==> inputs of 12-03 <==
// testSlave
module testSlave(input clk, input reset,
    input  S_AXI_RREADY,
    output S_AXI_RVALID,
    output[5:0] S_AXI_RID,
    output[31:0] S_AXI_RDATA,
    output[1:0] S_AXI_RRESP,
    output S_AXI_RLAST,
    output S_AXI_ARREADY,
    input  S_AXI_ARVALID,
    input [5:0] S_AXI_ARID,
    input [5:0] S_AXI_ARADDR,
    input [7:0] S_AXI_ARLEN,
    input [2:0] S_AXI_ARSIZE,
    input [1:0] S_AXI_ARBURST,
    output S_AXI_WREADY,
    input  S_AXI_WVALID,
    input [31:0] S_AXI_WDATA,
    input [3:0] S_AXI_WSTRB,
    input  S_AXI_WLAST,
    output S_AXI_AWREADY,
    input  S_AXI_AWVALID,
    input [5:0] S_AXI_AWID,
    input [5:0] S_AXI_AWADDR,
    input [7:0] S_AXI_AWLEN,
    input [2:0] S_AXI_AWSIZE,
    input [1:0] S_AXI_AWBURST,
    input  S_AXI_BREADY,
    output S_AXI_BVALID,
    output[5:0] S_AXI_BID,
    output[1:0] S_AXI_BRESP
);
  reg [1:0] axi_bresp;
  wire[1:0] T0;
  wire[1:0] T1;
  wire T2;
  wire T3;
  wire T4;
  wire T5;
  wire T6;
  reg  axi_bvalid;
  wire T7;
  wire T8;
  wire T9;
  wire T10;
  wire T11;
  wire T12;
  wire T13;
  wire T14;
  wire T15;
  reg  axi_wready;
  wire T16;
  wire T17;
  wire T18;
  wire T19;
  wire T20;
  wire T21;
  wire T22;
  wire T23;
  wire T24;
  wire T25;
  wire T26;
  wire T27;
  wire T28;
  reg  axi_awv_awr_flag;
  wire T29;
  wire T30;
  wire T31;
  wire T32;
  wire T33;
  wire T34;
  wire T35;
  reg  axi_arv_arr_flag;
  wire T36;
  wire T37;
  wire T38;
  wire T39;
  wire T40;
  wire T41;
  wire T42;
  wire T43;
  wire T44;
  wire T45;
  wire T46;
  reg  axi_arready;
  wire T47;
  wire T48;
  wire T49;
  wire T50;
  wire T51;
  wire T52;
  wire T53;
  wire T54;
  reg [7:0] axi_arlen;
  wire[7:0] T55;
  wire[7:0] T56;
  wire T57;
  wire T58;
  wire T59;
  wire T60;
  wire T61;
  wire T62;
  wire T63;
  reg [7:0] axi_arlen_cntr;
  wire[7:0] T64;
  wire[7:0] T65;
  wire[7:0] T66;
  wire[7:0] T67;
  wire T68;
  wire T69;
  wire T70;
  wire T71;
  reg  axi_rvalid;
  wire T72;
  wire T73;
  wire T74;
  wire T75;
  wire T76;
  wire T77;
  wire T78;
  wire T79;
  wire T80;
  wire T81;
  ...
==> flow/config.mk <==
export PLATFORM = sky130hd
export DESIGN_NAME = testSlave
export DESIGN_NICKNAME = testSlave
export VERILOG_FILES = /design/flow/design.v
export SDC_FILE = /design/flow/constraint.sdc
export NUM_CORES = 4
export LEC_CHECK = 0
export ABC_AREA = 1
export CAP_MARGIN = 40
export CELL_PAD_IN_SITES_DETAIL_PLACEMENT = 1
export CELL_PAD_IN_SITES_GLOBAL_PLACEMENT = 0
export CORE_ASPECT_RATIO = 1.41
export CORE_MARGIN = 7
export CORE_UTILIZATION = 26
export CTS_CLUSTER_DIAMETER = 64
export CTS_CLUSTER_SIZE = 77
export GPL_ROUTABILITY_DRIVEN = 0
export GPL_TIMING_DRIVEN = 0
export HOLD_SLACK_MARGIN = 0.02
export MAX_ROUTING_LAYER = met5
export PLACE_DENSITY = 0.44
export SETUP_SLACK_MARGIN = -0.1
export SLEW_MARGIN = 40
export TNS_END_PERCENT = 40
==> flow/constraint.sdc <==
create_clock -name core_clock -period 2.54 [get_ports {clk}]
set_input_delay 0.5080 -clock core_clock [delete_from_list [all_inputs] [get_ports {clk}]]
set_output_delay 0.5080 -clock core_clock [all_outputs]
set_load 0.01 [all_outputs]
run.sh (not shown) runs the stock make flow with config.mk's settings and CLKGATE_MAP_FILE=.
==> 07-26 (differences from 12-03) <==
==> flow/config.mk (replaced) <==
export PLATFORM = sky130hd
export DESIGN_NAME = testSlave
export DESIGN_NICKNAME = testSlave
export VERILOG_FILES = /design/flow/design.v
export SDC_FILE = /design/flow/constraint.sdc
export NUM_CORES = 4
export LEC_CHECK = 0
export CAP_MARGIN = 20
export CORE_MARGIN = 2
export CORE_UTILIZATION = 70
export SETUP_SLACK_MARGIN = -0.16
export SLEW_MARGIN = 20
==> flow/constraint.sdc (replaced) <==
create_clock -name core_clock -period 1.67 [get_ports {clk}]
set_input_delay 0.3340 -clock core_clock [delete_from_list [all_inputs] [get_ports {clk}]]
set_output_delay 0.3340 -clock core_clock [all_outputs]
set_load 0.01 [all_outputs]
==> run notes <==
run metrics: post-route setup slack -0.1041 ns, Finish-stage setup viols just over 200, aoi share between 4 and 5%, Comb area share between 20% and 30%, Post-Synth Adder-Cell Area less than 1%, hold_sp S_AXI_BREADY, crit path to bram_4[20]$_SDFFCE_PN0P_, sequential share of cell area between 50% and 60%, Violated Checks setup timing, Register Area 17780 µm², status complete, but fails checks
That was 12-03.
==> run notes <==
run metrics: Violated Checks setup timing, aoi share under 10%, post-route setup slack -0.8986 ns, Finish-stage setup viols ~1100, status complete, but fails checks
That was 07-26.

========
==> job 6646 <==
testSlave again, from the RTL that the note above started with.
## testSlave
module testSlave(input clk, input reset,
    input  S_AXI_RREADY,
    output S_AXI_RVALID,
    output[5:0] S_AXI_RID,
    output[31:0] S_AXI_RDATA,
    output[1:0] S_AXI_RRESP,
    output S_AXI_RLAST,
    output S_AXI_ARREADY,
    input  S_AXI_ARVALID,
    input [5:0] S_AXI_ARID,
    input [5:0] S_AXI_ARADDR,
    input [7:0] S_AXI_ARLEN,
    input [2:0] S_AXI_ARSIZE,
    input [1:0] S_AXI_ARBURST,
    output S_AXI_WREADY,
    input  S_AXI_WVALID,
    input [31:0] S_AXI_WDATA,
    input [3:0] S_AXI_WSTRB,
    input  S_AXI_WLAST,
    output S_AXI_AWREADY,
    input  S_AXI_AWVALID,
    input [5:0] S_AXI_AWID,
    input [5:0] S_AXI_AWADDR,
    input [7:0] S_AXI_AWLEN,
    input [2:0] S_AXI_AWSIZE,
    input [1:0] S_AXI_AWBURST,
    input  S_AXI_BREADY,
    output S_AXI_BVALID,
    output[5:0] S_AXI_BID,
    output[1:0] S_AXI_BRESP
);
export LEC_CHECK = 0
export ABC_AREA = 1
export CAP_MARGIN = 40
export CORE_MARGIN = 2
export CORE_UTILIZATION = 72
export CTS_CLUSTER_DIAMETER = 275
export CTS_CLUSTER_SIZE = 10
export PLACE_DENSITY_LB_ADDON = 0.09
export SETUP_SLACK_MARGIN = 0.54
export SLEW_MARGIN = 20
create_clock -name core_clock -period 1.85 [get_ports {clk}]
==> job 2234: changes against job 6646 <==
ABC_AREA = not set   (was 1)
CAP_MARGIN = 20   (was 40)
CTS_CLUSTER_DIAMETER = not set   (was 275)
CTS_CLUSTER_SIZE = 42   (was 10)
PLACE_DENSITY = 0.65   (was not set)
PLACE_DENSITY_LB_ADDON = not set   (was 0.09)
SETUP_SLACK_MARGIN = 0.66   (was 0.54)
==> flow/constraint.sdc (replaced) <==
create_clock -name core_clock -period 2.27 [get_ports {clk}]
set_input_delay 0.4540 -clock core_clock [delete_from_list [all_inputs] [get_ports {clk}]]
set_output_delay 0.4540 -clock core_clock [all_outputs]
set_load 0.01 [all_outputs]
==> job 8545: changes against job 6646 <==
ABC_AREA = not set   (was 1)
CAP_MARGIN = 20   (was 40)
CORE_UTILIZATION = 40   (was 72)
CTS_CLUSTER_DIAMETER = not set   (was 275)
CTS_CLUSTER_SIZE = not set   (was 10)
PLACE_DENSITY = 0.6   (was not set)
PLACE_DENSITY_LB_ADDON = not set   (was 0.09)
SETUP_SLACK_MARGIN = not set   (was 0.54)
==> flow/constraint.sdc (replaced) <==
create_clock -name core_clock -period 3.6 [get_ports {clk}]
set_input_delay 0.7200 -clock core_clock [delete_from_list [all_inputs] [get_ports {clk}]]
set_output_delay 0.7200 -clock core_clock [all_outputs]
set_load 0.01 [all_outputs]
==> job 6011: changes against job 6646 <==
ABC_AREA = not set   (was 1)
CAP_MARGIN = 20   (was 40)
CORE_UTILIZATION = 50   (was 72)
CTS_CLUSTER_DIAMETER = not set   (was 275)
CTS_CLUSTER_SIZE = not set   (was 10)
PLACE_DENSITY_LB_ADDON = not set   (was 0.09)
SETUP_SLACK_MARGIN = -0.2   (was 0.54)
==> flow/constraint.sdc (replaced) <==
create_clock -name core_clock -period 1.98 [get_ports {clk}]
set_input_delay 0.3960 -clock core_clock [delete_from_list [all_inputs] [get_ports {clk}]]
set_output_delay 0.3960 -clock core_clock [all_outputs]
set_load 0.01 [all_outputs]
==> qor summary <==
item	job 8545	job 6646	job 6011	job 2234
Result of the run	finished clean	aborted with a tool error	complete, but fails checks	complete, but fails checks
Last stage reached	-	global routing	-	-
Reasons for failing layout checks	-	-	negative setup slack	negative setup slack
Final cell count without fillers	2959	-	3002	2860
HP Class	reg -> reg	-	in -> reg	in -> reg
Category of the most critical setup path	reg -> reg	-	reg -> reg	reg -> reg
Mean instance size in the synthesized netlist	13.2 um2	10.5 um2	13.2 um2	13.2 um2
Final weighted congestion of routability-driven global placement	0.767	0.958	0.816	0.860
Routed via count	16900	-	18200	23400
Core Density at Floorplan	40.2%	73.4%	50.3%	72.4%
Crit path to	bram_2[9]	-	axi_rdata[15]	axi_rdata[30]
Required time of the worst setup path	3.90 ns	-	2.36 ns	2.68 ns
Net Sw Power	3.87 mW	-	7.80 mW	7.96 mW
Share of cell area taken by multi-input logic gates	25.3%	-	24.1%	24.1%
Final worst setup slack	0.633 ns	-	-0.368 ns	-0.652 ns
Dominant cell area share	66.6%	67.0%	66.6%	66.6%
Power figures rest on the tool's default switching activity, not on a simulated workload.
